$ cat constraint.sdc
create_clock -name core_clock -period 7.95 [get_ports {clk}]
set_input_delay 1.5900 -clock core_clock [delete_from_list [all_inputs] [get_ports {clk}]]
set_output_delay 1.5900 -clock core_clock [all_outputs]
set_load 0.01 [all_outputs]
$ cat run.sh
#!/bin/bash
# the make line also repeats each setting of config.mk as NAME=value (left out here)
make -C /OpenROAD-flow-scripts/flow DESIGN_CONFIG=/design/flow/config.mk WORK_HOME=/design/flow/orfs CLKGATE_MAP_FILE= finish
$ cat config.mk
export PLATFORM = sky130hd
export DESIGN_NAME = maxfinder
export DESIGN_NICKNAME = maxfinder
export VERILOG_FILES = /design/flow/design.v
export SDC_FILE = /design/flow/constraint.sdc
export NUM_CORES = 4
export LEC_CHECK = 0
export CAP_MARGIN = 30
export CELL_PAD_IN_SITES_GLOBAL_PLACEMENT = 3
export CORE_ASPECT_RATIO = 0.93
export CORE_MARGIN = 8
export CORE_UTILIZATION = 35
export GPL_ROUTABILITY_DRIVEN = 0
export MAX_ROUTING_LAYER = met4
export MIN_ROUTING_LAYER = met2
export PLACE_DENSITY_LB_ADDON = 0.19
export SLEW_MARGIN = 20
export TNS_END_PERCENT = 80
$ cat design.v
module C2(d00, d01, d10, d11, a1, b1, a0, b0, out);
	input d00, d01, d10, d11, a1, b1, a0, b0;
	output out;
	wire s1, s0;
	assign s1 = a1 || b1;
	assign s0 = a0 && b0;
	assign out = {s1, s0} == 2'b00 ? d00:
	     	{s1, s0} == 2'b01 ? d01:
	     	{s1, s0} == 2'b10 ? d10: d11;
endmodule
module Not(x, nx);
input x;
output nx;
C2 myc2(1'b1, 1'b1, 1'b1, 1'b0, x, x, x, x, nx);
endmodule
module Xor(a, b, c, out);
input a, b, c;
output out;
wire nc;
Not mynot(c, nc);
C2 myc2(c, nc, nc, c, a, b, a, b, out);
endmodule
module Co(a, b, c, out);
input a, b, c;
output out;
C2 myc2(1'b0, c, c, 1'b1, a, b, a, b, out);
endmodule
module FA(a, b, ci, co, res);
input a, b, ci;
output co, res;
Xor myxor(a, b, ci, res);
Co myco(a, b, ci, co);
endmodule
module And1bit(a, b, res);
input a, b;
output res;
C2 myc2(1'b0, 1'b0, 1'b0, 1'b1, a, b, a, b, res);
endmodule
module And5bit(a, b, res);
input [4:0] a, b;
output [4:0] res;
C2 myc21(1'b0, 1'b0, 1'b0, 1'b1, a[4], b[4], a[4], b[4], res[4]);
C2 myc22(1'b0, 1'b0, 1'b0, 1'b1, a[3], b[3], a[3], b[3], res[3]);
C2 myc23(1'b0, 1'b0, 1'b0, 1'b1, a[2], b[2], a[2], b[2], res[2]);
C2 myc24(1'b0, 1'b0, 1'b0, 1'b1, a[1], b[1], a[1], b[1], res[1]);
C2 myc25(1'b0, 1'b0, 1'b0, 1'b1, a[0], b[0], a[0], b[0], res[0]);
endmodule
module Or1bit(a0, a1, a2, a3, a4, a5, out);
input a0, a1, a2, a3, a4, a5;
output out;
wire w1, w2, w3, w4;
C2 myc21(1'b0, 1'b1, 1'b1, 1'b1, a0, a1, a0, a1, w1);
C2 myc22(1'b0, 1'b1, 1'b1, 1'b1, a2, a3, a2, a3, w2);
C2 myc23(1'b0, 1'b1, 1'b1, 1'b1, a4, a5, a4, a5, w3);
C2 myc24(1'b0, 1'b1, 1'b1, 1'b1, w1, w2, w1, w2, w4);
C2 myc25(1'b0, 1'b1, 1'b1, 1'b1, w4, w3, w4, w3, out);
endmodule
module Adder11(a, b, out);
	input [9:0] a, b;
	output [10:0] out;
	wire [10:0] c;
	FA FA1(a[0], b[0], 1'b0, c[0], out[0]);
	FA FA2(a[1], b[1], c[0], c[1], out[1]);
	FA FA3(a[2], b[2], c[1], c[2], out[2]);
	FA FA4(a[3], b[3], c[2], c[3], out[3]);
	FA FA5(a[4], b[4], c[3], c[4], out[4]);
	FA FA6(a[5], b[5], c[4], c[5], out[5]);
	FA FA7(a[6], b[6], c[5], c[6], out[6]);
	FA FA8(a[7], b[7], c[6], c[7], out[7]);
	FA FA9(a[8], b[8], c[7], c[8], out[8]);
	FA FA10(a[9], b[9], c[8], c[9], out[9]);
	FA FA11(a[9], b[9], c[9], c[10], out[10]);
endmodule	 
module Adder12(a, b, out);
	input [10:0] a, b;
	output [11:0] out;
	wire [11:0] c;
	FA FA1(a[0], b[0], 1'b0, c[0], out[0]);
	FA FA2(a[1], b[1], c[0], c[1], out[1]);
	FA FA3(a[2], b[2], c[1], c[2], out[2]);
	FA FA4(a[3], b[3], c[2], c[3], out[3]);
	FA FA5(a[4], b[4], c[3], c[4], out[4]);
	FA FA6(a[5], b[5], c[4], c[5], out[5]);
	FA FA7(a[6], b[6], c[5], c[6], out[6]);
	FA FA8(a[7], b[7], c[6], c[7], out[7]);
	FA FA9(a[8], b[8], c[7], c[8], out[8]);
	FA FA10(a[9], b[9], c[8], c[9], out[9]);
	FA FA11(a[10], b[10], c[9], c[10], out[10]); 
	FA FA12(a[10], b[10], c[10], c[11], out[11]);
endmodule	 
module Abs #(parameter N = 5) (a, signbit, out);
    input[N-1:0] a;
    input signbit;
    output[N-1:0] out;
    wire [10:0] tmpout;
    wire[N-1:0] not_a;
    wire co;
    genvar i;
    generate
        for (i = 0; i < N; i = i + 1) begin
            Xor xor_ins(a[i], signbit, 1'b0, not_a[i]);
        end
    endgenerate
   Adder11 adder1 ({{(10-N){1'b0}}, not_a}, {{9{1'b0}}, signbit}, tmpout);
   assign out = tmpout[N-1:0];
endmodule
module Cell(input xn, am, Sin, Cin, output Cout, Sout);
  wire t;
  And1bit myand1(xn, am, t);
  wire xortmp;
  Xor myxor(t, Sin, Cin, Sout);
  Xor myxor3(Sin, Cin, 1'b0, t1);
  And1bit myand2(t, t1, t2);
  And1bit myand3(Cin, Sin, t3);
  Or1bit myor1(t2, t3, 1'b0, 1'b0, 1'b0, 1'b0, Cout);
endmodule
module Multiplier(a_2, x_2, out);
  parameter m = 5;
  parameter n = 5;
  output [m+n-1:0] out;
  wire [m+n-1:0] product;
  input [m-1:0] a_2;
  input [n-1:0] x_2;
  wire [m-1:0] a;
  wire [n-1:0] x;
  Abs #(m) a1(a_2, a_2[m - 1], a);
  Abs #(m) a2(x_2, x_2[m - 1], x);
  wire c_partial[m*n:0] ;
  wire s_partial[m*n:0] ;
  genvar i;
  generate
    for(i=0; i<m; i=i+1)
    begin
      Cell mycell(x[0], a[i], 1'b0, 1'b0, c_partial[i], s_partial[i]);
    end
  endgenerate
  genvar j, k;
  generate
    for(k=0; k<n-1; k=k+1)
    begin
      for(j=0; j<m-1; j=j+1)
      begin
  	 Cell mycell2(x[k + 1], a[j], s_partial[m*(k + 1) + j - m + 1], c_partial[m*(k+1)+j-m], c_partial[m*(k+1)+j], s_partial[m*(k+1)+j]);
      end
    end
  endgenerate
  genvar z;
  generate
    for(z=0; z<n-1; z=z+1)
    begin
      Cell c_middle_last_col(x[z+1], a[+(m-1)], 1'b0, c_partial[m*(z+1)+(m-1)-m], c_partial[m*(z+1)+(m-1)], s_partial[m*(z+1)+(m-1)]);
    end
  endgenerate
  wire c_last_partial[m-1:0] ;
  wire s_last_partial[m-2:0] ;
  assign c_last_partial[0] = 1'b0;
  genvar l;
  generate
    for(l=0; l<m-1; l=l+1)
    begin
      FA c_last(c_partial[(n-1)*m+l], s_partial[(n-1)*m+l+1], c_last_partial[l], c_last_partial[l+1], s_last_partial[l]);
    end
  endgenerate
  generate
    for(i=0; i<n; i=i+1)
    begin
      assign product[i] = s_partial[m*i];
    end
  endgenerate
  generate
    for(i=n; i<n+m-1; i=i+1)
    begin
      assign product[i] = s_last_partial[i-n];
    end
  endgenerate
  assign product[m+n-1] = c_last_partial[m-2];
  wire signbit_res;
  Xor xor1(a_2[m-1], x_2[n-1], 1'b0, signbit_res);
  Abs #(m+n) newAbs(product, signbit_res, out);
endmodule
module Mux2to1(a, b, sel, c);
	input [4:0] a, b;
	input sel;
	output [4:0] c;
	C2 myc2(a[0], a[0], b[0], b[0], sel, sel, sel, sel, c[0]); 
	C2 myc21(a[1], a[1], b[1], b[1], sel, sel, sel, sel, c[1]);
	C2 myc22(a[2], a[2], b[2], b[2], sel, sel, sel, sel, c[2]);
	C2 myc23(a[3], a[3], b[3], b[3], sel, sel, sel, sel, c[3]);
	C2 myc24(a[4], a[4], b[4], b[4], sel, sel, sel, sel, c[4]);
endmodule    
module iszer(A, out);
input [4:0] A;
output out;
Or1bit myOr1(A[4], A[3], A[2], A[1], A[0], 1'b0, out);
endmodule
module reg5bit(a, en, clk, rst, out);
input clk, rst, en;
input [4:0] a;
output [4:0] out;
wire b4, b3, b2, b1, b0;
S2 reg4(out[4], a[4], 1'b0, 1'b0, 1'b0, 1'b0, en, en, rst, clk, b4);
S2 reg3(out[3], a[3], 1'b0, 1'b0, 1'b0, 1'b0, en, en, rst, clk, b3);
S2 reg2(out[2], a[2], 1'b0, 1'b0, 1'b0, 1'b0, en, en, rst, clk, b2);
S2 reg1(out[1], a[1], 1'b0, 1'b0, 1'b0, 1'b0, en, en, rst, clk, b1);
S2 reg0(out[0], a[0], 1'b0, 1'b0, 1'b0, 1'b0, en, en, rst, clk, b0);
assign out = {b4, b3, b2, b1, b0};
endmodule
module reg10bit(A, clk, rst, out);
input clk, rst;
input [9:0] A;
output [9:0] out;
wire b9, b8, b7, b6, b5, b4, b3, b2, b1, b0;
S2 reg9(A[9], 1'b0, 1'b0, 1'b0, 1'b0, 1'b0, 1'b0, 1'b0, rst, clk, b9);
S2 reg8(A[8], 1'b0, 1'b0, 1'b0, 1'b0, 1'b0, 1'b0, 1'b0,  rst, clk, b8);
S2 reg7(A[7], 1'b0, 1'b0, 1'b0, 1'b0, 1'b0, 1'b0, 1'b0,  rst, clk, b7);
S2 reg6(A[6], 1'b0, 1'b0, 1'b0, 1'b0, 1'b0, 1'b0, 1'b0,  rst, clk, b6);
S2 reg5(A[5], 1'b0, 1'b0, 1'b0, 1'b0, 1'b0, 1'b0, 1'b0, rst, clk, b5);
S2 reg4(A[4], 1'b0, 1'b0, 1'b0, 1'b0, 1'b0, 1'b0, 1'b0,  rst, clk, b4);
S2 reg3(A[3], 01'b0, 1'b0, 1'b0, 1'b0, 1'b0, 1'b0, 1'b0,  rst, clk, b3);
S2 reg2(A[2], 1'b0, 1'b0, 1'b0, 1'b0, 1'b0, 1'b0, 1'b0,  rst, clk, b2);
S2 reg1(A[1], 01'b0, 1'b0, 1'b0, 1'b0, 1'b0, 1'b0, 1'b0,  rst, clk, b1);
S2 reg0(A[0], 01'b0, 1'b0, 1'b0, 1'b0, 1'b0, 1'b0, 1'b0,  rst, clk, b0);
assign out = {b9, b8, b7, b6, b5, b4, b3, b2, b1, b0};
endmodule
module S2(d00, d01, d10, d11, a1, b1, a0, b0, clr, clk, out);
input d00, d01, d10, d11, a1, b1, a0, b0, clr, clk;
output reg out;
wire s1, s0, d;
assign s1 = a1 || b1;
assign s0 = a0 && b0;
assign d = {s1, s0} == 2'b00 ? d00 :
	   {s1, s0} == 2'b01 ? d01 :
	   {s1, s0} == 2'b10 ? d10 : d11;
always@(posedge clk) begin
	if (clr) out <= 1'b0;
	else out <= d;
end
endmodule
module Actfun(A, out);
input [11:0] A;
output [4:0] out;
wire lb;
wire[11:0] B;
assign lb = A[11];
C2 c0(A[11], 1'b0, 1'b0, 1'b0, lb, lb, lb, lb, B[11]);
C2 c1(A[10], 1'b0, 1'b0, 1'b0, lb, lb, lb, lb, B[10]);
C2 c2(A[9], 1'b0, 1'b0, 1'b0, lb, lb, lb, lb, B[9]);
C2 c3(A[8], 1'b0, 1'b0, 1'b0, lb, lb, lb, lb, B[8]);
C2 c4(A[7], 1'b0, 1'b0, 1'b0, lb, lb, lb, lb, B[7]);
C2 c5(A[6], 1'b0, 1'b0, 1'b0, lb, lb, lb, lb, B[6]);
C2 c6(A[5], 1'b0, 1'b0, 1'b0, lb, lb, lb, lb, B[5]);
C2 c7(A[4], 1'b0, 1'b0, 1'b0, lb, lb, lb, lb, B[4]);
C2 c8(A[3], 1'b0, 1'b0, 1'b0, lb, lb, lb, lb, B[3]);
C2 c9(A[2], 1'b0, 1'b0, 1'b0, lb, lb, lb, lb, B[2]);
C2 c10(A[1], 1'b0, 1'b0, 1'b0, lb, lb, lb, lb, B[1]);
C2 c11(A[0], 1'b0, 1'b0, 1'b0, lb, lb, lb, lb, B[0]);
assign out = {B[11], B[6:3]};
endmodule
module PU(x1, w1, x2, w2, x3, w3, x4, w4, clk, rst, out);
input [4:0] x1, x2, x3, x4, w1, w2, w3, w4;
input clk, rst;
output [4:0] out;
wire [9:0] mres1, mres2, mres3, mres4, mreg1, mreg2, mreg3, mreg4;
wire [10:0] addres1, addres2;
wire [11:0] addres3;
Multiplier mul1(x1, w1, mres1);
Multiplier mul2(x2, w2, mres2);
Multiplier mul3(x3, w3, mres3);
Multiplier mul4(x4, w4, mres4);
reg10bit reg1(mres1, clk, rst, mreg1);
reg10bit reg2(mres2, clk, rst, mreg2);
reg10bit reg3(mres3, clk, rst, mreg3);
reg10bit reg4(mres4, clk, rst, mreg4);
Adder11 add1(mreg1, mreg2, addres1);
Adder11 add2(mreg3, mreg4, addres2);
Adder12 add3(addres1, addres2, addres3);
Actfun myfun(addres3, out);
endmodule
module DataPath(clk, rst, ix1, ix2, ix3, ix4, ieps, wen, wene, sel, zer, out);
input clk, rst, wen, wene, sel;
input [4:0] ix1, ix2, ix3, ix4, ieps;
output zer;
output [4:0] out;
wire [4:0] xp1, xp2, xp3, xp4, w1, w2, w3, w4, x1, x2, x3, x4, eps, initx1, initx2, initx3, initx4;
wire zx1, zx2, zx3, zx4, nsel;
Mux2to1 mux1(ix1, xp1, sel, w1);
Mux2to1 mux2(ix2, xp2, sel, w2);
Mux2to1 mux3(ix3, xp3, sel, w3);
Mux2to1 mux4(ix4, xp4, sel, w4);
Not Not1(sel, nsel);
reg5bit my_x1(w1, wen, clk, rst, x1);
reg5bit my_x2(w2, wen, clk, rst, x2);
reg5bit my_x3(w3, wen, clk, rst, x3);
reg5bit my_x4(w4, wen, clk, rst, x4);
reg5bit my_ix1(ix1, nsel, clk, rst, initx1);
reg5bit my_ix2(ix2, nsel, clk, rst, initx2);
reg5bit my_ix3(ix3, nsel, clk, rst, initx3);
reg5bit my_ix4(ix4, nsel, clk, rst, initx4);
reg5bit my_eps(ieps, wene, clk, rst, eps);
wire [4:0] one2c = 4'b01000;
PU PU1(x1, one2c, x2, eps, x3, eps, x4, eps, clk, rst, xp1);
PU PU2(x1, eps, x2, one2c, x3, eps, x4, eps, clk, rst, xp2);
PU PU3(x1, eps, x2, eps, x3, one2c, x4, eps, clk, rst, xp3);
PU PU4(x1, eps, x2, eps, x3, eps, x4, one2c, clk, rst, xp4);
iszer zerx1(x1, zx1);
iszer zerx2(x2, zx2);
iszer zerx3(x3, zx3);
iszer zerx4(x4, zx4);
wire [4:0] resx1, resx2, resx3, resx4;
And5bit myand1({5{zx1}}, initx1, resx1);
And5bit myand2({5{zx2}}, initx2, resx2);
And5bit myand3({5{zx3}}, initx3, resx3);
And5bit myand4({5{zx4}}, initx4, resx4);
Or1bit myor1(resx1[0], resx2[0], resx3[0], resx4[0], 1'b0, 1'b0, out[0]);
Or1bit myor2(resx1[1], resx2[1], resx3[1], resx4[1], 1'b0, 1'b0, out[1]);
Or1bit myor3(resx1[2], resx2[2], resx3[2], resx4[2], 1'b0, 1'b0, out[2]);
Or1bit myor4(resx1[3], resx2[3], resx3[3], resx4[3], 1'b0, 1'b0, out[3]);
Or1bit myor5(resx1[4], resx2[4], resx3[4], resx4[4], 1'b0, 1'b0, out[4]);
wire rega1, rega2, rega3, rega4, rega5, rega6;
And1bit myand5(zx1, zx2, rega1);
And1bit myand6(zx1, zx3, rega2);
And1bit myand7(zx1, zx4, rega3);
And1bit myand8(zx2, zx3, rega4);
And1bit myand9(zx2, zx4, rega5);
And1bit myand10(zx3, zx4, rega6);
Or1bit mynewor(rega1, rega2, rega3, rega4, rega5, rega6, zer);
endmodule
module controller(clk, rst, start, zer, wen, wenep, sel, done);
	input clk, rst, start, zer;
	output wen, wenep, sel, done;
	wire Q1, Q2, Q3, Q21, Q22, Q23, Q31, Q32, wen2;
	S2 newQ1(1'b0, 1'b1, 1'b0, 1'b0, Q1, zer, Q2, Q3, rst, clk, Q1);
	C2 newQ21(1'b0, 1'b0, 1'b1, 1'b0, Q2, Q2, Q3, Q3, Q21);
	C2 newQ22(1'b0, 1'b0, 1'b0, 1'b1, Q2, Q2, zer, zer, Q22);
	C2 newQ23(1'b0, 1'b1, 1'b0, 1'b0, Q2, start, Q3, Q3, Q23);
	S2 newQ2(Q23, Q23, 1'b1, 1'b1, Q21, Q22, 1'b1, 1'b1, rst, clk, Q2);
	C2 newQ31(1'b0, 1'b0, 1'b1, 1'b0, Q2, Q2, Q3, Q3, Q31);
	C2 newQ32(1'b0, 1'b1, 1'b0, 1'b0, Q1, Q2, start, start, Q32);
	S2 newQ3(1'b0, 1'b0, 1'b1, 1'b1, Q31, Q32, 1'b1, 1'b1, rst, clk, Q3);
	C2 newwen1(1'b0, 1'b1, 1'b0, 1'b0, Q1, Q2, Q3, Q3, wenep);
	C2 newwen2(1'b0, 1'b1, 1'b0, 1'b0, Q1, Q1, Q2, Q3, sel);
	C2 newwen(1'b0, 1'b0, 1'b1, 1'b1, wenep, sel, 1'b1, 1'b1, wen);
	C2 newdone(1'b0, 1'b1, 1'b0, 1'b0, Q2, Q3, Q1, Q1, done);
endmodule
module maxfinder(clk, rst, start, x1, x2, x3, x4, eps, done, result);
input clk, start, rst;
input [4:0] x1, x2, x3, x4, eps;
output done;
output [4:0] result;
wire wen, wenep, sel, zer;
DataPath datapath(clk, rst, x1, x2, x3, x4, eps, wen, wenep, sel, zer, result);
controller con(clk, rst, start, zer, wen, wenep, sel, done);
endmodule
==> deck_impl_summary.md, run 1 <==
Physical Implementation Snapshot

Synthesis
  • Area leader, netlist: ha_1
  • Post-synth area hogs: ha_1 23%, dfxtp_1 19%, fa_1 18%
  • Ys flops: 116
  • Count leader, synth: ha_1
  • Mux area share: 0.00689
  • Yosys cell count: 1384
  • Simple share: 0.146
  • Adder share: 0.419
  • Dominant comb cell: adder cells
  • Yosys chip area: 12500 µm²
  • Yosys aoi share: 0.104
  • Async SR Flop Fraction: 0
  • Synth Flop Type: dfxtp_1
  • Synth Area in XOR/XNOR: 0.0524
  • Synthesized instance count: 1384
  • Seq share, synth: 0.185
  • Max-area cell share: 0.234
  • Syn Area/Cell: 9.05 µm²
  • Ys Warns: 5
  • Cell area after synthesis: 12500 µm²
  • Commonest cells post-synth: 234 x ha_1, 228 x inv_1, 116 x dfxtp_1, 114 x fa_1, 114 x nand2_1
  • Distinct lib cells: 69
  • Count of library flops with an enable pin: 0

Global routing
  • Total gr overflow: 0
  • Gr usage total: 0.268
  • Vias in the first global route: 14190
  • Antenna violations before repair: 0
  • Largest net degree at the start of global routing: 62
  • First-pass GRT wire length: 53.5 mm

Die
  • Die Span Y: 198 µm
  • # rows: 67
  • Die W: 212 µm
  • Init Core Util: 0.352
  • I/O Pins: 34
  • Die area: 42100 µm²
  • Core area: 35600 µm²

Setup path
  • Critical path's largest stage delay: 450 ps
  • Critical path's slowest cell: fa_1
  • Max Fanout on Critical Path: 5
  • Critical Path End: datapath.my_x1.reg1.out
  • CP delay by family, top: adder cells
  • Crit path DRT: 8280 ps
  • Startpoint types: flop
  • R2R depth: 25
  • Critical path arrival: 6870 ps
  • Critical R2R Launch: datapath.PU4.reg3.reg1.out
  • CP most frequent cell: fa_1
  • Worst path depth: 25
  • Crit Reg-Reg Endpoint: datapath.my_x1.reg1.out
  • Type of element capturing the critical path: flop
  • Worst Path Buf+Inv: 5
  • Flop-to-flop setup slack: 1410 ps
  • CP Launch Point: datapath.PU4.reg3.reg1.out
  • Setup CP Type: reg2reg

Clock network
  • Root Buffer: clkbuf_16
  • TritonCTS buffer count: 17
  • Insertion Delay late pin: 430 ps
  • CTS tree: done
  • CTS Hold Bufs: 0
  • Setup bufs post-CTS: 0
  • H-tree levels: 4
  • Clk sinks: 116
  • Max Buffers Root-to-Sink: 2
  • Clock-pin slew on the worst setup and hold paths: 70 ps
  • Post-cts resize count: 0

Final timing
  • Setup TNS: 0 ps
  • Count of final setup violators: 0
  • Fmax achieved: 0.153 GHz
  • Tcrit/Tclk final: 0.822
  • Final worst setup slack: 1410 ps
  • Slew headroom: 0.342
  • Fin. max-slew vios: 0
  • Final Hold Viols: 0
  • Fin crit period: 6540 ps
  • Tightest Pin Transition: 979 ps
  • RSZ-0062 raised after global routing: no
  • Final Skew: 12.4 ps

Status
  • Violated checks: DRC
  • Outcome: finished with violations

Run
  • Max cap viols: 0
  • Stage-log warning count: 133

Cells and area
  • Fillers: 3626
  • P&R area growth vs syn: 11.5%
  • Nets: 1779
  • Logic area: 9150 µm²
  • Register area: 2320 µm²

Pwr
  • Main power-consuming group: combinational cells
  • PwrDens: 219 nW/µm²
  • Seq. pwr: 0.712 mW
  • Comb pwr: 1.54 mW
  • Peak VDD IR: 0.169 mV
  • Gate power share: 0.502
  • LEAKAGE: 6.97 nW
  • Switching power: 1.32 mW
  • Switching part of the total: 0.432
  • Int Pwr: 1.74 mW
  • Clk pwr share: 0.265
  • Sequential share of power: 0.233
  • Clock network power: 0.810 mW

Placement
  • DP HPWL: 26.7 mm
  • Place WS: 1460 ps
  • PortBufs: 33

Hold path
  • Tightest Hold Check Type: reg2reg
  • Hold Path Origin: datapath.my_ix4.reg4.out
  • WHS Endpoint: datapath.my_ix4.reg4.out
  • Hold Crit Depth: 2

Drt
  • N_diodes: 0
  • Iteration-0 DRC Markers: 1209
  • 1st-pass router iterations: 53
  • Drt total wl: 34.5 mm
  • Avg Vias per Cell: 6.49
  • Routed WL per cell: 18.2 µm
  • # DRC: 3
  • Antenna-violating nets left: 0
  • DR vias: 12321
-- stage by stage --
stage          utilization  instance area, µm²  hold slack, ps  power, mW  instances
2_1_floorplan            -               12500             432       1.74       1386
3_3_place_gp         0.375               13400             440       2.22       1866
3_5_place_dp         0.375               13400             446       2.22       1867
4_1_cts              0.392               14000             455       3.03       1899
5_1_grt              0.392               14000             476       3.35       1899
6_report             0.392               14000             453       3.06       1899
-- final cells by class --
type | instances | area share
Clock buffer | 19 | 0.0324
Clock inverter | 13 | 0.0104
Multi-Input combinational cell | 991 | 0.655
Timing Repair Buffer | 45 | 0.0302
Tap cell | 483 | 0.0433
Sequential cell | 116 | 0.166
Inverter | 232 | 0.0623
-- routing by layer --
metal,GRT usage,share of wire
met3,0.394,0.46
met2,0.282,0.52
met4,0.0301,0.026
met5,-,0
met1,-,0
==> run 2, diff against run 1 <==
- CAP_MARGIN: 30 -> 20
- CELL_PAD_IN_SITES_GLOBAL_PLACEMENT: 3 -> not set
- CORE_ASPECT_RATIO: 0.93 -> not set
- CORE_MARGIN: 8 -> 2
- CORE_UTILIZATION: 35 -> 70
- CTS_CLUSTER_DIAMETER: not set -> 396
- CTS_CLUSTER_SIZE: not set -> 25
- GPL_ROUTABILITY_DRIVEN: 0 -> not set
- MAX_ROUTING_LAYER: met4 -> not set
- MIN_ROUTING_LAYER: met2 -> not set
- PLACE_DENSITY_LB_ADDON: 0.19 -> not set
- SETUP_SLACK_MARGIN: not set -> 1.77
- TNS_END_PERCENT: 80 -> not set
- clock period: 7.95 -> 6.49 ns (I/O delays scaled with it)
==> run 2 against run 1 <==
Net effect: now clean on timing, DRC and antenna; power up 28%; core utilization rose by 47 points; clock power up 8.8%; critical path type unchanged.
==> deck_impl_summary.md, run 2 <==
Physical Implementation Snapshot

Status
  • Outcome: finished clean (was finished with violations)

Cells and area
  • Final instance area: 14900 µm² (was 14000 µm²)
  • Fillers: 974 (was 3626)
  • Final core utilization: 0.858 (was 0.392)
  • Finished Layout Cells: 1696 (was 1899)
  • P&R area growth vs syn: 19.3% (was 11.5%)
  • Nets: 1834 (was 1779)

Setup path
  • Crit Reg-Reg Endpoint: datapath.my_x1.reg1.out (unchanged)
  • Flop-to-flop setup slack: 790 ps (was 1410 ps)
  • Worst Path Buf+Inv: 4 (was 5)
  • R2R depth: 28 (was 25)
  • Startpoint types: flop (unchanged)
  • Crit path DRT: 6820 ps (was 8280 ps)
  • Critical path's largest stage delay: 430 ps (was 450 ps)
  • Worst path depth: 28 (was 25)
  • Critical R2R Launch: datapath.PU4.reg3.reg1.out (unchanged)
  • Type of element capturing the critical path: flop (unchanged)
  • Max Fanout on Critical Path: 4 (was 5)
  • Setup CP Type: reg2reg (unchanged)
  • CP Launch Point: datapath.PU4.reg3.reg1.out (unchanged)
  • Critical Path End: datapath.my_x1.reg1.out (unchanged)
  • Critical path's slowest cell: fa_2 (was fa_1)
  • CP delay by family, top: AND-OR/OR-AND gates (was adder cells)
  • Critical path arrival: 6030 ps (was 6870 ps)

Final timing
  • Fin. max-slew vios: 0 (unchanged)
  • Tcrit/Tclk final: 0.879 (was 0.822)
  • Slew headroom: 0.353 (was 0.342)
  • Final Hold Viols: 0 (unchanged)
  • Fmax achieved: 0.175 GHz (was 0.153 GHz)
  • Fin crit period: 5700 ps (was 6540 ps)
  • RSZ-0062 raised after global routing: yes (was no)
  • Tightest Pin Transition: 963 ps (was 979 ps)
  • Final Skew: 14.3 ps (was 12.4 ps)
  • Final worst setup slack: 786 ps (was 1410 ps)
  • Setup TNS: 0 ps (unchanged)
  • Count of final setup violators: 0 (unchanged)

Synthesis
  • Seq share, synth: 0.185 (unchanged)
  • Dominant comb cell: adder cells (unchanged)
  • Synthesized instance count: 1384 (unchanged)
  • Syn Area/Cell: 9.05 µm² (unchanged)
  • Area leader, netlist: ha_1 (unchanged)
  • Max-area cell share: 0.234 (unchanged)
  • Yosys cell count: 1384 (unchanged)
  • Mux area share: 0.00689 (unchanged)
  • Commonest cells post-synth: 234 x ha_1, 228 x inv_1, 116 x dfxtp_1, 114 x fa_1, 114 x nand2_1 (unchanged)
  • Cell area after synthesis: 12500 µm² (unchanged)
  • Adder share: 0.419 (unchanged)
  • Synth Area in XOR/XNOR: 0.0524 (unchanged)
  • Simple share: 0.146 (unchanged)
  • Yosys chip area: 12500 µm² (unchanged)
  • Synth Flop Type: dfxtp_1 (unchanged)
  • Count leader, synth: ha_1 (unchanged)
  • Count of library flops with an enable pin: 0 (unchanged)
  • Yosys aoi share: 0.104 (unchanged)
  • Ys flops: 116 (unchanged)
  • Async SR Flop Fraction: 0 (unchanged)
  • Post-synth area hogs: ha_1 23%, dfxtp_1 19%, fa_1 18% (unchanged)
  • Ys Warns: 5 (unchanged)
  • Distinct lib cells: 69 (unchanged)

Drt
  • Avg Vias per Cell: 5.82 (was 6.49)
  • Antenna-violating nets left: 0 (unchanged)
  • Drt total wl: 33.6 mm (was 34.5 mm)
  • DR vias: 9868 (was 12321)
  • # DRC: 0 (was 3)
  • Iteration-0 DRC Markers: 640 (was 1209)
  • 1st-pass router iterations: 5 (was 53)
  • Routed WL per cell: 19.8 µm (was 18.2 µm)
  • N_diodes: 0 (unchanged)

Placement
  • PortBufs: 33 (unchanged)
  • Post-placement cell count: 1608 (was 1867)
  • Routability congestion estimate: 0.926
  • Place WS: 566 ps (was 1460 ps)
  • Placed cell area: 13500 µm² (was 13400 µm²)
  • DP HPWL: 23.1 mm (was 26.7 mm)

Global routing
  • Gr usage total: 0.346 (was 0.268)
  • Total gr overflow: 0 (unchanged)
  • Vias in the first global route: 9856 (was 14190)
  • Antenna violations before repair: 1 (was 0)
  • First-pass GRT wire length: 49.5 mm (was 53.5 mm)
  • Largest net degree at the start of global routing: 56 (was 62)

Die
  • Die area: 19000 µm² (was 42100 µm²)
  • Init Core Util: 0.720 (was 0.352)
  • # rows: 48 (was 67)
  • I/O Pins: 34 (unchanged)
  • Die Span Y: 138 µm (was 198 µm)
  • Core area: 17400 µm² (was 35600 µm²)
  • Die W: 138 µm (was 212 µm)

Clock network
  • CTS tree: done (unchanged)
  • Max Buffers Root-to-Sink: 2 (unchanged)
  • Root Buffer: clkbuf_16 (unchanged)
  • TritonCTS buffer count: 17 (unchanged)
  • Insertion Delay late pin: 430 ps (about the same)
  • Clk sinks: 116 (unchanged)
  • Clock-pin slew on the worst setup and hold paths: 60 ps (was 70 ps)
  • H-tree levels: 4 (unchanged)

Pwr
  • Clk pwr share: 0.225 (was 0.265)
  • Int Pwr: 2.24 mW (was 1.74 mW)
  • Gate power share: 0.553 (was 0.502)
  • Switching power: 1.68 mW (was 1.32 mW)
  • Peak VDD IR: 0.303 mV (was 0.169 mV)
  • Comb pwr: 2.17 mW (was 1.54 mW)
  • Switching part of the total: 0.429 (was 0.432)
  • LEAKAGE: 7.18 nW (was 6.97 nW)
  • Main power-consuming group: combinational cells (unchanged)
  • Seq. pwr: 0.871 mW (was 0.712 mW)
  • Sequential share of power: 0.222 (was 0.233)
  • Clock network power: 0.881 mW (was 0.810 mW)
  • PwrDens: 262 nW/µm² (was 219 nW/µm²)

Run
  • Stage-log warning count: 139 (was 133)
  • Max cap viols: 0 (unchanged)

Hold path
  • Hold Crit Depth: 2 (unchanged)
  • Tightest Hold Check Type: reg2reg (unchanged)
  • WHS Endpoint: datapath.my_ix1.reg0.out (was datapath.my_ix4.reg4.out)
  • Hold Path Origin: datapath.my_ix1.reg0.out (was datapath.my_ix4.reg4.out)
-- run 2: timing repair --
action                                  in CTS  in global routing
setup buffers                               33                 22
endpoints found under the setup margin      29                 29
pin swaps                                   52                 41
resized                                     62                 52
hold buffers                                 0                  0
cloned                                       0                  1
-- run 2: cell type report --
type	count	area, µm²	share of cell area
Clock buffer	17	425	0.0285
Clock inverter	15	123	0.00820
Inverter	232	878	0.0588
Multi-Input combinational cell	991	10000	0.670
Sequential cell	116	2360	0.158
Tap cell	225	282	0.0188
Timing Repair Buffer	100	862	0.0577
-- run 2: per-stage QoR --
step                power [mW]  hold slack (ps)
floorplan                 2.22              432
global placement          2.66              437
detailed placement        2.73              443
CTS                       3.72              451
global route              4.18              474
finish                    3.92              450
-- run 2: routing by layer --
metal / GRT usage / vias to the layer above / routed length [µm]
li1: - / 4551 / -
met1: 0.420 / 4846 / 13200
met2: 0.603 / 346 / 16700
met3: 0.0644 / 125 / 2030
met4: 0.145 / 0 / 1720
met5: 0 / - / 0
==> run 3, diff against run 2 <==
- ABC_AREA: not set -> 1
- CORE_ASPECT_RATIO: not set -> 1.1
- CORE_UTILIZATION: 70 -> 47
- CTS_CLUSTER_DIAMETER: 396 -> not set
- CTS_CLUSTER_SIZE: 25 -> not set
- GPL_ROUTABILITY_DRIVEN: not set -> 0
- GPL_TIMING_DRIVEN: not set -> 1
- MAX_ROUTING_LAYER: not set -> met4
- PLACE_DENSITY: not set -> 0.93
- SETUP_SLACK_MARGIN: 1.77 -> 1.7
- clock period: 6.49 -> 6.2 ns (I/O delays scaled with it)
==> run 3 against run 2 <==
Net effect: largest power group unchanged; core utilization shrank 27 points; global-route usage shrank 1.1 points; first-iteration DRC count grew to 2.8 times the previous value; critical path type unchanged; combinational power grew 65%; critical endpoint is now datapath.my_x3.reg1.out.
==> deck_impl_summary.md, run 3 <==
Physical Implementation Snapshot

Setup path
  • Max Fanout on Critical Path: 4 (unchanged)
  • Crit path DRT: 6500 ps (was 6820 ps)
  • CP Launch Point: datapath.PU4.reg1.reg1.out (was datapath.PU4.reg3.reg1.out)
  • Setup CP Type: reg2reg (unchanged)
  • Critical path arrival: 6190 ps (was 6030 ps)
  • R2R depth: 26 (was 28)
  • Critical path's slowest cell: nor2_1 (was fa_2)
  • Worst Path Buf+Inv: 4 (unchanged)
  • Startpoint types: flop (unchanged)
  • Critical Path End: datapath.my_x3.reg1.out (was datapath.my_x1.reg1.out)
  • Flop-to-flop setup slack: 310 ps (was 790 ps)
  • CP delay by family, top: adder cells (was AND-OR/OR-AND gates)
  • CP most frequent cell: nor2_1
  • Critical R2R Launch: datapath.PU4.reg1.reg1.out (was datapath.PU4.reg3.reg1.out)
  • Type of element capturing the critical path: flop (unchanged)
  • Critical path's largest stage delay: 490 ps (was 430 ps)
  • Worst path depth: 26 (was 28)
  • Crit Reg-Reg Endpoint: datapath.my_x3.reg1.out (was datapath.my_x1.reg1.out)

Pwr
  • Sequential share of power: 0.172 (was 0.222)
  • Clk pwr share: 0.198 (was 0.225)
  • Switching part of the total: 0.476 (was 0.429)
  • Gate power share: 0.629 (was 0.553)
  • LEAKAGE: 7.92 nW (was 7.18 nW)
  • Main power-consuming group: combinational cells (unchanged)
  • PwrDens: 368 nW/µm² (was 262 nW/µm²)
  • Comb pwr: 3.58 mW (was 2.17 mW)
  • Int Pwr: 2.98 mW (was 2.24 mW)
  • Switching power: 2.71 mW (was 1.68 mW)
  • Peak VDD IR: 0.270 mV (was 0.303 mV)
  • Overall Power: 5.69 mW (was 3.92 mW)
  • Seq. pwr: 0.980 mW (was 0.871 mW)
  • Clock network power: 1.13 mW (was 0.881 mW)

Drt
  • DR vias: 12304 (was 9868)
  • # DRC: 0 (unchanged)
  • Iteration-0 DRC Markers: 1812 (was 640)
  • Routed WL per cell: 25.7 µm (was 19.8 µm)
  • Drt total wl: 51.4 mm (was 33.6 mm)
  • Antenna-violating nets left: 0 (unchanged)
  • Avg Vias per Cell: 6.16 (was 5.82)
  • 1st-pass router iterations: 13 (was 5)

Synthesis
  • Cell area after synthesis: 12600 µm² (was 12500 µm²)
  • Commonest cells post-synth: 365 x inv_1, 234 x ha_1, 201 x nand2_1, 133 x nor2_1, 116 x dfxtp_1 (was 234 x ha_1, 228 x inv_1, 116 x dfxtp_1, 114 x fa_1, 114 x nand2_1)
  • Count leader, synth: inv_1 (was ha_1)
  • Async SR Flop Fraction: 0 (unchanged)
  • Synth Flop Type: dfxtp_1 (unchanged)
  • Yosys chip area: 12600 µm² (was 12500 µm²)
  • Adder share: 0.414 (was 0.419)
  • Syn Area/Cell: 8.15 µm² (was 9.05 µm²)
  • Yosys cell count: 1543 (was 1384)
  • Count of library flops with an enable pin: 0 (unchanged)
  • Mux area share: 0.000796 (was 0.00689)
  • Ys Warns: 5 (unchanged)
  • Yosys aoi share: 0.0823 (was 0.104)
  • Max-area cell share: 0.233 (was 0.234)
  • Dominant comb cell: adder cells (unchanged)
  • Seq share, synth: 0.185 (about the same)
  • Post-synth area hogs: ha_1 23%, dfxtp_1 18%, fa_1 18% (was ha_1 23%, dfxtp_1 19%, fa_1 18%)
  • Simple share: 0.142 (was 0.146)
  • Distinct lib cells: 52 (was 69)
  • Synth Area in XOR/XNOR: 0.0481 (was 0.0524)
  • Area leader, netlist: ha_1 (unchanged)
  • Ys flops: 116 (unchanged)
  • Synthesized instance count: 1543 (was 1384)

Placement
  • PortBufs: 33 (unchanged)
  • DP HPWL: 26.2 mm (was 23.1 mm)
  • Placed cell area: 13700 µm² (was 13500 µm²)
  • Post-placement cell count: 1893 (was 1608)

Clock network
  • CTS Hold Bufs: 0 (unchanged)
  • Root Buffer: clkbuf_16 (unchanged)
  • Max Buffers Root-to-Sink: 2 (unchanged)
  • CTS tree: done (unchanged)
  • TritonCTS buffer count: 17 (unchanged)
  • H-tree levels: 4 (unchanged)
  • Clock-pin slew on the worst setup and hold paths: 70 ps (was 60 ps)
  • Clk sinks: 116 (unchanged)
  • Insertion Delay late pin: 450 ps (was 430 ps)

Cells and area
  • Nets: 2009 (was 1834)
  • P&R area growth vs syn: 23.1% (was 19.3%)
  • Fillers: 1815 (was 974)
  • Final instance area: 15500 µm² (was 14900 µm²)
  • Finished Layout Cells: 1999 (was 1696)

Die
  • Init Core Util: 0.480 (was 0.720)
  • Die W: 160 µm (was 138 µm)
  • Core area: 26200 µm² (was 17400 µm²)
  • Die area: 28100 µm² (was 19000 µm²)
  • Die Span Y: 176 µm (was 138 µm)
  • # rows: 62 (was 48)
  • I/O Pins: 34 (unchanged)

Global routing
  • Largest net degree at the start of global routing: 78 (was 56)
  • Vias in the first global route: 12649 (was 9856)
  • Total gr overflow: 0 (unchanged)
  • First-pass GRT wire length: 69.4 mm (was 49.5 mm)
  • Antenna violations before repair: 1 (unchanged)
  • Gr usage total: 0.335 (was 0.346)

Final timing
  • Fmax achieved: 0.170 GHz (was 0.175 GHz)
  • Final Hold Viols: 0 (unchanged)
  • Slew headroom: 0.389 (was 0.353)
  • Tightest Pin Transition: 917 ps (was 963 ps)
  • Tcrit/Tclk final: 0.950 (was 0.879)
  • RSZ-0062 raised after global routing: yes (unchanged)
  • Fin crit period: 5890 ps (was 5700 ps)
  • Fin. max-slew vios: 0 (unchanged)
  • Setup TNS: 0 ps (unchanged)
  • Count of final setup violators: 0 (unchanged)
  • Final Skew: 16.7 ps (was 14.3 ps)

Status
  • Outcome: finished clean (unchanged)

Run
  • Max cap viols: 0 (unchanged)
  • Stage-log warning count: 139 (unchanged)

Hold path
  • WHS Endpoint: datapath.my_ix4.reg0.out (was datapath.my_ix1.reg0.out)
  • Hold Crit Depth: 2 (unchanged)
  • Tightest Hold Check Type: reg2reg (unchanged)
  • Hold Path Origin: datapath.my_ix4.reg0.out (was datapath.my_ix1.reg0.out)
[run 3: cell type report]
cell class                      instances  area (µm²)  share of cell area
Multi-Input combinational cell       1008        9670               0.625
Sequential cell                       116        2370               0.153
Inverter                              379        1440              0.0931
Timing Repair Buffer                  110         911              0.0589
Clock buffer                           20         457              0.0295
Tap cell                              352         440              0.0285
Clock inverter                         12         175              0.0113
Timing Repair inverter                  1        5.00            0.000323
Antenna cell                            1        2.50            0.000162
[run 3: routing by layer]
metal	wire, µm	up-vias	GRT usage
met1	15800	5667	0.329
met5	0	-	-
met2	22500	1251	0.533
met4	6180	0	0.314
met3	6930	576	0.0994
li1	-	4810	-
[run 3: metrics by stage]
step           utilization  hold slack, ps  setup slack [ps]
2_1_floorplan            -             430              1320
3_3_place_gp         0.522             439              1080
3_5_place_dp         0.522             456               833
4_1_cts              0.579             472              1080
5_1_grt              0.590             496               233
6_report             0.590             477               313
[run 3: repair_timing]
action,in CTS,in global routing
resized,110,50
gates cloned,1,0
endpoints found under the setup margin,32,31
pin swaps,78,22
buffers inserted,53,19
==> run 4, diff against run 3 <==
- CORE_ASPECT_RATIO: 1.1 -> not set
- CORE_UTILIZATION: 47 -> 64
- GPL_ROUTABILITY_DRIVEN: 0 -> not set
- GPL_TIMING_DRIVEN: 1 -> not set
- MAX_ROUTING_LAYER: met4 -> not set
- PLACE_DENSITY: 0.93 -> not set
- SETUP_SLACK_MARGIN: 1.7 -> not set
- clock period: 6.2 -> 5.81 ns (I/O delays scaled with it)
==> run 4 against run 3 <==
Net effect: core utilization is 12 points higher; via count is 23% lower; worst hold slack worse by 18 ps; power is 13% lower; critical path type unchanged; still clean on timing, DRC and antenna; first-iteration DRC count is 75% lower; design area is 11% lower.
==> deck_impl_summary.md, run 4 <==
Physical Implementation Snapshot

Pwr
  • PwrDens: 358 nW/µm² (was 368 nW/µm²)
  • Comb pwr: 2.96 mW (was 3.58 mW)
  • Sequential share of power: 0.200 (was 0.172)
  • Peak VDD IR: 0.248 mV (was 0.270 mV)
  • LEAKAGE: 7.68 nW (was 7.92 nW)
  • Gate power share: 0.597 (was 0.629)
  • Seq. pwr: 0.991 mW (was 0.980 mW)
  • Clock network power: 1.01 mW (was 1.13 mW)
  • Switching part of the total: 0.460 (was 0.476)
  • Switching power: 2.28 mW (was 2.71 mW)
  • Int Pwr: 2.68 mW (was 2.98 mW)
  • Main power-consuming group: combinational cells (unchanged)
  • Clk pwr share: 0.203 (was 0.198)

Setup path
  • Flop-to-flop setup slack: 280 ps (was 310 ps)
  • Worst path depth: 22 (was 26)
  • CP delay by family, top: adder cells (unchanged)
  • Startpoint types: flop (unchanged)
  • CP most frequent cell: fa_1 (was nor2_1)
  • Worst Path Buf+Inv: 3 (was 4)
  • Critical path's largest stage delay: 410 ps (was 490 ps)
  • R2R depth: 22 (was 26)
  • Type of element capturing the critical path: flop (unchanged)
  • Critical path's slowest cell: fa_1 (was nor2_1)
  • Crit Reg-Reg Endpoint: datapath.my_x3.reg3.out (was datapath.my_x3.reg1.out)
  • Critical R2R Launch: datapath.PU3.reg2.reg1.out (was datapath.PU4.reg1.reg1.out)
  • Setup CP Type: reg2reg (unchanged)
  • Crit path DRT: 6160 ps (was 6500 ps)
  • Critical path arrival: 5880 ps (was 6190 ps)
  • Max Fanout on Critical Path: 4 (unchanged)
  • Crit path cell chain: inv_1 -> ha_1 -> ha_1 -> a21oi_1 -> fa_1 -> fa_1 -> fa_1 -> fa_1 -> fa_1 -> fa_1 -> fa_1 -> inv_1 -> ha_1 -> mux2i_1 -> o21ai_2 -> ha_1 -> a21oi_1 -> nor2_1 -> o31ai_2 -> buf_4 -> nand3_1 -> a31oi_1
  • CP Launch Point: datapath.PU3.reg2.reg1.out (was datapath.PU4.reg1.reg1.out)
  • Critical Path End: datapath.my_x3.reg3.out (was datapath.my_x3.reg1.out)

Drt
  • Antenna-violating nets left: 0 (unchanged)
  • DR vias: 9488 (was 12304)
  • Drt total wl: 29.2 mm (was 51.4 mm)
  • Routed WL per cell: 15.7 µm (was 25.7 µm)
  • Iteration-0 DRC Markers: 462 (was 1812)
  • # DRC: 0 (unchanged)
  • 1st-pass router iterations: 5 (was 13)
  • Avg Vias per Cell: 5.11 (was 6.16)
  • N_diodes: 0 (was 1)

Synthesis
  • Post-synth area hogs: ha_1 23%, dfxtp_1 18%, fa_1 18% (unchanged)
  • Yosys chip area: 12600 µm² (unchanged)
  • Synth Flop Type: dfxtp_1 (unchanged)
  • Adder share: 0.414 (unchanged)
  • Dominant comb cell: adder cells (unchanged)
  • Count of library flops with an enable pin: 0 (unchanged)
  • Yosys cell count: 1543 (unchanged)
  • Synthesized instance count: 1543 (unchanged)
  • Max-area cell share: 0.233 (unchanged)
  • Count leader, synth: inv_1 (unchanged)
  • Seq share, synth: 0.185 (unchanged)
  • Syn Area/Cell: 8.15 µm² (unchanged)
  • Async SR Flop Fraction: 0 (unchanged)
  • Synth Area in XOR/XNOR: 0.0481 (unchanged)
  • Simple share: 0.142 (unchanged)
  • Cell area after synthesis: 12600 µm² (unchanged)
  • Distinct lib cells: 52 (unchanged)
  • Ys flops: 116 (unchanged)
  • Ys Warns: 5 (unchanged)
  • Commonest cells post-synth: 365 x inv_1, 234 x ha_1, 201 x nand2_1, 133 x nor2_1, 116 x dfxtp_1 (unchanged)
  • Area leader, netlist: ha_1 (unchanged)
  • Yosys aoi share: 0.0823 (unchanged)
  • Mux area share: 0.000796 (unchanged)

Placement
  • PortBufs: 33 (unchanged)
  • Routability congestion estimate: 0.902
  • Post-placement cell count: 1825 (was 1893)
  • DP HPWL: 24.0 mm (was 26.2 mm)
  • Placed cell area: 13200 µm² (was 13700 µm²)

Final timing
  • Setup TNS: 0 ps (unchanged)
  • Final Hold Viols: 0 (unchanged)
  • Fin. max-slew vios: 0 (unchanged)
  • Tcrit/Tclk final: 0.952 (was 0.950)
  • Slew headroom: 0.449 (was 0.389)
  • Tightest Pin Transition: 818 ps (was 917 ps)
  • Fin crit period: 5530 ps (was 5890 ps)
  • Count of final setup violators: 0 (unchanged)
  • Final Skew: 5.47 ps (was 16.7 ps)
  • Fmax achieved: 0.181 GHz (was 0.170 GHz)
  • Hold WS: 459 ps (was 477 ps)

Die
  • # rows: 51 (was 62)
  • Die Span Y: 144 µm (was 176 µm)
  • Die W: 144 µm (was 160 µm)
  • I/O Pins: 34 (unchanged)
  • Core area: 19400 µm² (was 26200 µm²)
  • Die area: 20800 µm² (was 28100 µm²)
  • Init Core Util: 0.648 (was 0.480)

Hold path
  • Hold Path Origin: datapath.my_eps.reg0.out (was datapath.my_ix4.reg0.out)
  • Hold Crit Depth: 2 (unchanged)
  • Tightest Hold Check Type: reg2reg (unchanged)
  • WHS Endpoint: datapath.my_eps.reg0.out (was datapath.my_ix4.reg0.out)

Clock network
  • TritonCTS buffer count: 17 (unchanged)
  • Clock-pin slew on the worst setup and hold paths: 60 ps (was 70 ps)
  • Max Buffers Root-to-Sink: 2 (unchanged)
  • Root Buffer: clkbuf_16 (unchanged)
  • Clk sinks: 116 (unchanged)
  • H-tree levels: 4 (unchanged)
  • CTS Hold Bufs: 0 (unchanged)
  • Insertion Delay late pin: 420 ps (was 450 ps)
  • CTS tree: done (unchanged)

Run
  • Stage-log warning count: 135 (was 139)
  • Max cap viols: 0 (unchanged)

Cells and area
  • P&R area growth vs syn: 10.1% (was 23.1%)
  • Final instance area: 13800 µm² (was 15500 µm²)
  • Finished Layout Cells: 1858 (was 1999)
  • Nets: 1956 (was 2009)
  • Fillers: 1673 (was 1815)

Global routing
  • Largest net degree at the start of global routing: 40 (was 78)
  • Vias in the first global route: 9448 (was 12649)
  • First-pass GRT wire length: 46.6 mm (was 69.4 mm)
  • Total gr overflow: 0 (unchanged)
  • Gr usage total: 0.299 (was 0.335)
  • Antenna violations before repair: 0 (was 1)

Status
  • Outcome: finished clean (unchanged)
==> run 4: final cells by class <==
cell class | instances | area [µm²] | share of cell area
Clock inverter | 11 | 105 | 0.00759
Timing Repair Buffer | 58 | 513 | 0.0371
Inverter | 379 | 1420 | 0.103
Tap cell | 265 | 332 | 0.0240
Clock buffer | 21 | 460 | 0.0333
Multi-Input combinational cell | 1008 | 8680 | 0.627
Sequential cell | 116 | 2320 | 0.168
==> run 4: repair_timing <==
item,in CTS,in global routing
setup buffers,0,1
pin swaps,0,0
endpoints found under the setup margin,4,19
resized,1,11
==> run 4: layer usage <==
layer / global-route usage / wire, µm / up-vias
met5: 0 / 0 / -
met2: 0.529 / 14400 / 180
met4: 0.103 / 916 / 0
met1: 0.368 / 12700 / 4549
li1: - / - / 4706
met3: 0.0546 / 1190 / 53
==> run 4: metrics by stage <==
stage                     worst slack, ps   util  power (mW)
after global routing                -5.81  0.713        5.39
after global placement                162  0.682        3.85
final                                 277  0.713        4.96
after CTS                             120  0.712        4.94
after floorplan                       352      -        3.06
after detailed placement            -26.0  0.682        3.92
==> run 5, diff against run 4 <==
- ABC_AREA: 1 -> not set
- CAP_MARGIN: 20 -> 10
- CORE_ASPECT_RATIO: not set -> 0.88
- CORE_UTILIZATION: 64 -> 72
- CTS_CLUSTER_DIAMETER: not set -> 370
- CTS_CLUSTER_SIZE: not set -> 46
- PLACE_DENSITY_LB_ADDON: not set -> 0.0
- SETUP_SLACK_MARGIN: not set -> -0.35
- clock period: 5.81 -> 7.08 ns (I/O delays scaled with it)
==> run 5 against run 4 <==
Net effect: clock power decreased by 4%; clock-buffer cell count down 1; global-route usage is 3.1 points higher; design area is 1.0% lower; first-iteration DRC count is 110% higher; combinational power shrank 44%; via count is 2.2% lower; power decreased by 31%; non-clock buffer count fell by 16; core utilization increased by 8.4 points; worst hold slack worse by 9.4 ps; register-to-register slack better by 180 ps; largest cell class unchanged.
==> deck_impl_summary.md, run 5 <==
Physical Implementation Snapshot

Status
  • Outcome: finished clean (unchanged)

Synthesis
  • Async SR Flop Fraction: 0 (unchanged)
  • Ys Warns: 5 (unchanged)
  • Mux area share: 0.00689 (was 0.000796)
  • Area leader, netlist: ha_1 (unchanged)
  • Adder share: 0.419 (was 0.414)
  • Count of library flops with an enable pin: 0 (unchanged)
  • Synth Flop Type: dfxtp_1 (unchanged)
  • Yosys chip area: 12500 µm² (was 12600 µm²)
  • Synth Area in XOR/XNOR: 0.0524 (was 0.0481)
  • Simple share: 0.146 (was 0.142)
  • Max-area cell share: 0.234 (was 0.233)
  • Post-synth area hogs: ha_1 23%, dfxtp_1 19%, fa_1 18% (was ha_1 23%, dfxtp_1 18%, fa_1 18%)
  • Synthesized instance count: 1384 (was 1543)
  • Distinct lib cells: 69 (was 52)
  • Yosys cell count: 1384 (was 1543)
  • Dominant comb cell: adder cells (unchanged)
  • Syn Area/Cell: 9.05 µm² (was 8.15 µm²)
  • Count leader, synth: ha_1 (was inv_1)
  • Ys flops: 116 (unchanged)
  • Yosys aoi share: 0.104 (was 0.0823)
  • Cell area after synthesis: 12500 µm² (was 12600 µm²)
  • Seq share, synth: 0.185 (about the same)
  • Commonest cells post-synth: 234 x ha_1, 228 x inv_1, 116 x dfxtp_1, 114 x fa_1, 114 x nand2_1 (was 365 x inv_1, 234 x ha_1, 201 x nand2_1, 133 x nor2_1, 116 x dfxtp_1)

Global routing
  • Vias in the first global route: 9424 (was 9448)
  • Gr usage total: 0.330 (was 0.299)
  • Largest net degree at the start of global routing: 83 (was 40)
  • Antenna violations before repair: 0 (unchanged)
  • Total gr overflow: 0 (unchanged)
  • First-pass GRT wire length: 46.7 mm (was 46.6 mm)

Clock network
  • H-tree levels: 4 (unchanged)
  • Clk sinks: 116 (unchanged)
  • Max Buffers Root-to-Sink: 2 (unchanged)
  • TritonCTS buffer count: 17 (unchanged)
  • Clock-pin slew on the worst setup and hold paths: 60 ps (about the same)
  • Setup bufs post-CTS: 0 (unchanged)
  • Post-cts resize count: 0 (was 1)
  • CTS Hold Bufs: 0 (unchanged)
  • Root Buffer: clkbuf_16 (unchanged)
  • Insertion Delay late pin: 420 ps (about the same)
  • CTS tree: done (unchanged)

Final timing
  • Tcrit/Tclk final: 0.935 (was 0.952)
  • Fin crit period: 6620 ps (was 5530 ps)
  • Hold WS: 450 ps (was 459 ps)
  • Final Hold Viols: 0 (unchanged)
  • Fmax achieved: 0.151 GHz (was 0.181 GHz)
  • Fin. max-slew vios: 0 (unchanged)
  • Setup TNS: 0 ps (unchanged)
  • RSZ-0062 raised after global routing: no
  • Final Skew: 8.98 ps (was 5.47 ps)
  • Slew headroom: 0.389 (was 0.449)
  • Count of final setup violators: 0 (unchanged)
  • Tightest Pin Transition: 917 ps (was 818 ps)

Pwr
  • Clock network power: 0.971 mW (was 1.01 mW)
  • Seq. pwr: 0.789 mW (was 0.991 mW)
  • Int Pwr: 2.04 mW (was 2.68 mW)
  • Gate power share: 0.483 (was 0.597)
  • PwrDens: 249 nW/µm² (was 358 nW/µm²)
  • Clk pwr share: 0.285 (was 0.203)
  • Switching part of the total: 0.400 (was 0.460)
  • Main power-consuming group: combinational cells (unchanged)
  • Sequential share of power: 0.232 (was 0.200)
  • LEAKAGE: 6.98 nW (was 7.68 nW)
  • Comb pwr: 1.65 mW (was 2.96 mW)
  • Switching power: 1.36 mW (was 2.28 mW)
  • Peak VDD IR: 0.256 mV (was 0.248 mV)

Drt
  • 1st-pass router iterations: 8 (was 5)
  • Antenna-violating nets left: 0 (unchanged)
  • # DRC: 0 (unchanged)
  • N_diodes: 0 (unchanged)
  • Drt total wl: 28.7 mm (was 29.2 mm)
  • DR vias: 9275 (was 9488)
  • Routed WL per cell: 17.4 µm (was 15.7 µm)
  • Avg Vias per Cell: 5.63 (was 5.11)
  • Iteration-0 DRC Markers: 954 (was 462)

Setup path
  • Critical path's largest stage delay: 460 ps (was 410 ps)
  • CP delay by family, top: adder cells (unchanged)
  • Max Fanout on Critical Path: 5 (was 4)
  • Worst Path Buf+Inv: 5 (was 3)
  • Critical path's slowest cell: fa_1 (unchanged)
  • Startpoint types: flop (unchanged)
  • Type of element capturing the critical path: flop (unchanged)
  • Critical path arrival: 6940 ps (was 5880 ps)
  • Critical R2R Launch: datapath.PU4.reg3.reg1.out (was datapath.PU3.reg2.reg1.out)
  • Critical Path End: datapath.my_x1.reg1.out (was datapath.my_x3.reg3.out)
  • Crit path DRT: 7400 ps (was 6160 ps)
  • R2R depth: 25 (was 22)
  • CP Launch Point: datapath.PU4.reg3.reg1.out (was datapath.PU3.reg2.reg1.out)
  • CP most frequent cell: fa_1 (unchanged)
  • Flop-to-flop setup slack: 460 ps (was 280 ps)
  • Setup CP Type: reg2reg (unchanged)
  • Worst path depth: 25 (was 22)
  • Crit Reg-Reg Endpoint: datapath.my_x1.reg1.out (was datapath.my_x3.reg3.out)

Die
  • I/O Pins: 34 (unchanged)
  • Die W: 145 µm (was 144 µm)
  • # rows: 45 (was 51)
  • Core area: 17200 µm² (was 19400 µm²)
  • Init Core Util: 0.730 (was 0.648)
  • Die Span Y: 128 µm (was 144 µm)
  • Die area: 18500 µm² (was 20800 µm²)

Placement
  • Routability congestion estimate: 0.873 (was 0.902)
  • PortBufs: 33 (unchanged)
  • DP HPWL: 22.3 mm (was 24.0 mm)

Cells and area
  • Fillers: 1157 (was 1673)
  • Nets: 1776 (was 1956)
  • P&R area growth vs syn: 9.30% (was 10.1%)

Run
  • Max cap viols: 0 (unchanged)
  • Stage-log warning count: 133 (was 135)

Hold path
  • WHS Endpoint: datapath.my_ix4.reg1.out (was datapath.my_eps.reg0.out)
  • Hold Path Origin: datapath.my_ix4.reg1.out (was datapath.my_eps.reg0.out)
  • Tightest Hold Check Type: reg2reg (unchanged)
  • Hold Crit Depth: 2 (unchanged)
==> run 5: area by class of cell <==
class	instances	area (µm²)	area share
clock buffers	20	457	0.0333
clock inverters	12	201	0.0147
inverters	232	871	0.0636
multi-input cells	991	9160	0.669
flip-flops and latches	116	2320	0.170
well taps	235	294	0.0215
repair buffers	42	395	0.0289
==> run 5: metal layers <==
metal  up-vias  global-route usage  wire length (µm)
met2       278               0.554             13800
met5         -                   0                 0
met4         0               0.108               808
met3        57              0.0534              1520
met1      4505               0.438             12600
li1       4435                   -                 -
==> run 5: through the flow <==
step                area (µm²)  setup slack (ps)  cells  utilization  total power, mW
CTS                      13700               475   1648        0.797             3.39
global route             13700               139   1648        0.798             3.66
finish                   13700               459   1648        0.798             3.41
global placement         13000               800   1616        0.759             2.34
detailed placement       13000               584   1616        0.759             2.40
floorplan                12500              1170   1386            -             1.96
==> run 6, diff against run 5 <==
- CAP_MARGIN: 10 -> 20
- CORE_ASPECT_RATIO: 0.88 -> not set
- CORE_UTILIZATION: 72 -> 69
- CTS_CLUSTER_DIAMETER: 370 -> not set
- PLACE_DENSITY_LB_ADDON: 0.0 -> 0.02
- SETUP_SLACK_MARGIN: -0.35 -> 1.83
- clock period: 7.08 -> 7.48 ns (I/O delays scaled with it)
==> run 6 against run 5 <==
Net effect: sequential power is 4.6% lower; non-clock buffer count is 22 higher; clock skew is 3.8 ps higher; routed wire length is 4.9% higher; critical path depth is 2 higher; power is 2.7% lower; critical path type unchanged; largest power group unchanged; highest routed layer unchanged.
==> deck_impl_summary.md, run 6 <==
Physical Implementation Snapshot

Placement
  • Place WS: 1420 ps (was 584 ps)
  • Post-placement cell count: 1610 (was 1616)
  • Routability congestion estimate: 0.880 (was 0.873)
  • DP HPWL: 22.5 mm (was 22.3 mm)
  • Placed cell area: 13100 µm² (was 13000 µm²)
  • PortBufs: 33 (unchanged)

Global routing
  • First-pass GRT wire length: 47.6 mm (was 46.7 mm)
  • Antenna violations before repair: 0 (unchanged)
  • Vias in the first global route: 9635 (was 9424)
  • Total gr overflow: 0 (unchanged)
  • Gr usage total: 0.311 (was 0.330)
  • Largest net degree at the start of global routing: 79 (was 83)

Drt
  • Routed WL per cell: 18.1 µm (was 17.4 µm)
  • Drt total wl: 30.1 mm (was 28.7 mm)
  • # DRC: 0 (unchanged)
  • 1st-pass router iterations: 6 (was 8)
  • N_diodes: 0 (unchanged)
  • Antenna-violating nets left: 0 (unchanged)
  • Avg Vias per Cell: 5.67 (was 5.63)
  • Iteration-0 DRC Markers: 635 (was 954)
  • DR vias: 9431 (was 9275)

Final timing
  • Final Hold Viols: 0 (unchanged)
  • Final Skew: 12.8 ps (was 8.98 ps)
  • Tightest Pin Transition: 893 ps (was 917 ps)
  • Fin crit period: 5700 ps (was 6620 ps)
  • Final worst setup slack: 1780 ps (was 459 ps)
  • Setup TNS: 0 ps (unchanged)
  • RSZ-0062 raised after global routing: yes (was no)
  • Fin. max-slew vios: 0 (unchanged)
  • Fmax achieved: 0.175 GHz (was 0.151 GHz)
  • Hold WS: 454 ps (was 450 ps)
  • Count of final setup violators: 0 (unchanged)
  • Slew headroom: 0.405 (was 0.389)
  • Tcrit/Tclk final: 0.762 (was 0.935)

Setup path
  • Critical path's largest stage delay: 420 ps (was 460 ps)
  • Startpoint types: flop (unchanged)
  • Critical Path End: datapath.my_x2.reg2.out (was datapath.my_x1.reg1.out)
  • Setup CP Type: reg2reg (unchanged)
  • CP Launch Point: datapath.PU3.reg4.reg1.out (was datapath.PU4.reg3.reg1.out)
  • CP most frequent cell: fa_2 (was fa_1)
  • Worst Path Buf+Inv: 7 (was 5)
  • CP delay by family, top: adder cells (unchanged)
  • Flop-to-flop setup slack: 1780 ps (was 460 ps)
  • Crit path DRT: 7830 ps (was 7400 ps)
  • R2R depth: 27 (was 25)
  • Critical R2R Launch: datapath.PU3.reg4.reg1.out (was datapath.PU4.reg3.reg1.out)
  • Worst path depth: 27 (was 25)
  • Critical path arrival: 6050 ps (was 6940 ps)
  • Critical path's slowest cell: or3_4 (was fa_1)
  • Crit Reg-Reg Endpoint: datapath.my_x2.reg2.out (was datapath.my_x1.reg1.out)
  • Max Fanout on Critical Path: 4 (was 5)
  • Type of element capturing the critical path: flop (unchanged)

Synthesis
  • Area leader, netlist: ha_1 (unchanged)
  • Synthesized instance count: 1384 (unchanged)
  • Ys flops: 116 (unchanged)
  • Adder share: 0.419 (unchanged)
  • Cell area after synthesis: 12500 µm² (unchanged)
  • Mux area share: 0.00689 (unchanged)
  • Commonest cells post-synth: 234 x ha_1, 228 x inv_1, 116 x dfxtp_1, 114 x fa_1, 114 x nand2_1 (unchanged)
  • Count leader, synth: ha_1 (unchanged)
  • Ys Warns: 5 (unchanged)
  • Synth Flop Type: dfxtp_1 (unchanged)
  • Async SR Flop Fraction: 0 (unchanged)
  • Yosys aoi share: 0.104 (unchanged)
  • Dominant comb cell: adder cells (unchanged)
  • Count of library flops with an enable pin: 0 (unchanged)
  • Yosys chip area: 12500 µm² (unchanged)
  • Yosys cell count: 1384 (unchanged)
  • Seq share, synth: 0.185 (unchanged)
  • Simple share: 0.146 (unchanged)
  • Synth Area in XOR/XNOR: 0.0524 (unchanged)
  • Post-synth area hogs: ha_1 23%, dfxtp_1 19%, fa_1 18% (unchanged)
  • Distinct lib cells: 69 (unchanged)
  • Max-area cell share: 0.234 (unchanged)
  • Syn Area/Cell: 9.05 µm² (unchanged)

Pwr
  • Peak VDD IR: 0.248 mV (was 0.256 mV)
  • Gate power share: 0.528 (was 0.483)
  • Seq. pwr: 0.753 mW (was 0.789 mW)
  • Switching power: 1.39 mW (was 1.36 mW)
  • Sequential share of power: 0.227 (was 0.232)
  • Clock network power: 0.811 mW (was 0.971 mW)
  • Switching part of the total: 0.419 (was 0.400)
  • Int Pwr: 1.93 mW (was 2.04 mW)
  • PwrDens: 232 nW/µm² (was 249 nW/µm²)
  • Overall Power: 3.32 mW (was 3.41 mW)
  • Comb pwr: 1.75 mW (was 1.65 mW)
  • Main power-consuming group: combinational cells (unchanged)
  • LEAKAGE: 7.04 nW (was 6.98 nW)
  • Clk pwr share: 0.245 (was 0.285)

Cells and area
  • Final instance area: 14300 µm² (was 13700 µm²)
  • Nets: 1798 (was 1776)
  • Final core utilization: 0.799 (was 0.798)
  • Finished Layout Cells: 1663 (was 1648)
  • P&R area growth vs syn: 14.1% (was 9.30%)
  • Fillers: 1162 (was 1157)

Hold path
  • Hold Path Origin: datapath.my_ix1.reg0.out (was datapath.my_ix4.reg1.out)
  • Tightest Hold Check Type: reg2reg (unchanged)
  • WHS Endpoint: datapath.my_ix1.reg0.out (was datapath.my_ix4.reg1.out)
  • Hold Crit Depth: 2 (unchanged)

Die
  • Die Span Y: 139 µm (was 128 µm)
  • I/O Pins: 34 (unchanged)
  • # rows: 49 (was 45)
  • Core area: 17900 µm² (was 17200 µm²)
  • Init Core Util: 0.700 (was 0.730)
  • Die area: 19300 µm² (was 18500 µm²)
  • Die W: 139 µm (was 145 µm)

Clock network
  • Max Buffers Root-to-Sink: 2 (unchanged)
  • Root Buffer: clkbuf_16 (unchanged)
  • CTS tree: done (unchanged)
  • Clock-pin slew on the worst setup and hold paths: 60 ps (about the same)
  • TritonCTS buffer count: 17 (unchanged)
  • Clk sinks: 116 (unchanged)
  • Insertion Delay late pin: 430 ps (was 420 ps)
  • H-tree levels: 4 (unchanged)
  • CTS Hold Bufs: 0 (unchanged)

Run
  • Max cap viols: 0 (unchanged)
  • Stage-log warning count: 135 (was 133)

Status
  • Outcome: finished clean (unchanged)
-- run 6: per-layer routing --
layer | vias up | share of wire | global-route usage
li1 | 4481 | - | -
met1 | 4632 | 0.42 | 0.398
met2 | 250 | 0.50 | 0.549
met3 | 68 | 0.050 | 0.0477
met4 | 0 | 0.030 | 0.0893
met5 | - | 0 | 0
-- run 6: repair_timing --
action / CTS / global route
setup endpoints to repair: 26 / 26
pin swaps: 28 / 45
buffers inserted: 12 / 10
resized: 41 / 80
-- run 6: cell type report --
cell class                      count  area, µm²  area share
Timing Repair Buffer               64        572      0.0400
Clock inverter                     14        153      0.0107
Sequential cell                   116       2360       0.165
Clock buffer                       17        425      0.0298
Tap cell                          229        287      0.0200
Inverter                          232        873      0.0611
Multi-Input combinational cell    991       9630       0.674
Power is estimated from default activity; no workload was simulated.
